the baseline:
## UART_FIFO
module UART_FIFO(
    input clk,
    input reset,
    input [7:0] data_in,
    input data_valid,
    output [7:0] data_out
    );
For scale: ~2500 cells after synthesis, ~20000 um2 of cells after synthesis.
Settings: LEC_CHECK=0, ABC_AREA=1, CAP_MARGIN=20, CORE_ASPECT_RATIO=1.45, CORE_MARGIN=2, CORE_UTILIZATION=72, CTS_CLUSTER_DIAMETER=363, CTS_CLUSTER_SIZE=10, PLACE_DENSITY=0.42, SETUP_SLACK_MARGIN=1.02, SLEW_MARGIN=35; clock period 3.43 ns.
run.sh (not shown) runs the stock make flow with config.mk's settings and CLKGATE_MAP_FILE=.
Setup changes, the baseline to the candidate
Settings: clearing CORE_ASPECT_RATIO, which used to be 1.45; swapping 35 for 20 in SLEW_MARGIN; swapping 1.02 for 0.92 in SETUP_SLACK_MARGIN; clearing CTS_CLUSTER_SIZE, which used to be 10; clearing PLACE_DENSITY, which used to be 0.42; clearing ABC_AREA, which used to be 1; clearing CTS_CLUSTER_DIAMETER, which used to be 363.
==> comparison <==
- Every stage of the flow completed for the baseline, and the final layout passed the timing, design-rule and antenna checks.
- The candidate completed every stage of the flow, and the final layout passed the timing, design-rule and antenna checks.
- Compared with the baseline, the candidate degrades tightest hold margin.
- Final area for the candidate: 3.8% down relative to the baseline
- Looking at power consumption, the candidate sits 7.4% higher than the baseline does.
- Total length of routed wires went down by more than 10% going from the baseline to the candidate.
- Relative to the baseline, growth of design area from synthesis to finish has increased by 2.5 points in the candidate.
- The end of the critical path comes out m4.F4.mem[8][3] in one run and m2.F4.rd_data[0] in the other, namely in the candidate and the baseline respectively.
- Re area of the die: the candidate is about 6% down on the baseline.
- The candidate against the baseline: cell-internal power moved up, flip-flop count ~0 delta, worst setup slack for register-to-register paths now smaller.
- The run showing the greater maximum fanout along the worst path is the candidate.
- The candidate: non-clock buffer count 3.8% above the baseline

---

Starting RTL as in the previous note.
==> flow/design.v (excerpt) <==
module UART_FIFO(
    input clk,
    input reset,
    input [7:0] data_in,
    input data_valid,
    output [7:0] data_out
    );
    wire tx_clk, rx_clk;
    wire tx_fifo_full, tx_fifo_empty;
    wire rx_fifo_full, rx_fifo_empty;
    wire tx_busy,rx_busy; 
    wire rx_done;
    wire [7:0] tx_fifo_data_out;
    wire [7:0] rx_data;
    wire serial_data;
    reg tx_start;
    wire tx_fifo_wr_en;
    reg tx_fifo_rd_en;
    reg rx_fifo_wr_en;
    wire rx_fifo_rd_en;
    assign tx_fifo_wr_en = data_valid;
    assign rx_fifo_rd_en = ~rx_fifo_empty;
    always@(posedge clk or posedge reset)
    begin
        if(reset)
        begin
            tx_start <= 0;
            tx_fifo_rd_en <= 0;
        end
        else if(tx_clk)
        begin
            if((tx_fifo_empty==0)&&(tx_busy==0)&&(tx_start==0))
            begin
                tx_start <= 1'b1;
                tx_fifo_rd_en <= 1'b1;
            end
            else
            begin
                tx_start <= 1'b0;
                tx_fifo_rd_en <= 1'b0;
            end
        end
    end
    always@(posedge clk or posedge reset)
    begin
        if(reset)
        begin
            rx_fifo_wr_en <= 0;
        end
        else if(rx_clk)
        begin
            rx_fifo_wr_en <= ~rx_fifo_full & rx_done;
        end
    end
    Baud_Rate_Generator m0 (.clk(clk), .reset(reset),
                .tx_clk(tx_clk), .rx_clk(rx_clk));
    UART_TX m1 (.clk(clk), .tx_ce(tx_clk), .reset(reset),
                .tx_start(tx_start), .tx_data(tx_fifo_data_out),
                .tx_busy(tx_busy), .tx_serial(serial_data));
    FIFO m2 (.clk(clk), .wr_ce(1'b1), .rd_ce(tx_clk),  
                .wr_reset(reset), .rd_reset(reset),
                .wr_en(tx_fifo_wr_en), .rd_en(tx_fifo_rd_en),
                .data_in(data_in),
                .full(tx_fifo_full), .empty(tx_fifo_empty),
                .data_out(tx_fifo_data_out));
    UART_RX m3 (.clk(clk), .rx_ce(rx_clk), .reset(reset),
                .rx_serial(serial_data),
                .rx_busy(rx_busy), .rx_data(rx_data),
                .rx_done(rx_done));
    FIFO m4 (.clk(clk), .wr_ce(rx_clk), .rd_ce(1'b1),  
  ...
make LEC_CHECK=0 CAP_MARGIN=20 CORE_MARGIN=2 CORE_UTILIZATION=40 SLEW_MARGIN=20 finish   # period 20.0 ns
The first run finished with timing, DRC and antenna clean.
Edit:
Clock period 20.0 ns to 6.18 ns, I/O delays scaled along.
After rerunning: The new run ran to the end with no violations. Hold slack degrades by 5.2 ps. Via count stays flat. Routed wire length falls by about 0.7%. Clock power grows to 3.4 times its value. Cell count stays flat. Sequential share of layout area falls by 0.29 points. Design area rises by about 0.6%. Total power climbs to 3.3 times its value. Non-clock buffer count does not change.
Edit:
Settings changed: CTS_CLUSTER_SIZE set to 11, HOLD_SLACK_MARGIN set to -0.02, SLEW_MARGIN 20 to 15.
Clock period 6.18 ns to 20.0 ns, I/O delays scaled along.
Worst setup slack gains 11000 ps.
Global-route usage rises by 0.36 points.
Utilization falls by 0.55 points.
Area after synthesis does not change.
Design area falls by 1.2%.
First-iteration DRC count falls by 3.0%.
Clock-buffer cell count falls by 1.
Total power falls by 70%.
Register-to-register slack gains 14000 ps.
Sequential share of layout area rises by 0.57 points.
No activity file was given, so power comes from the tool's default toggle rates.
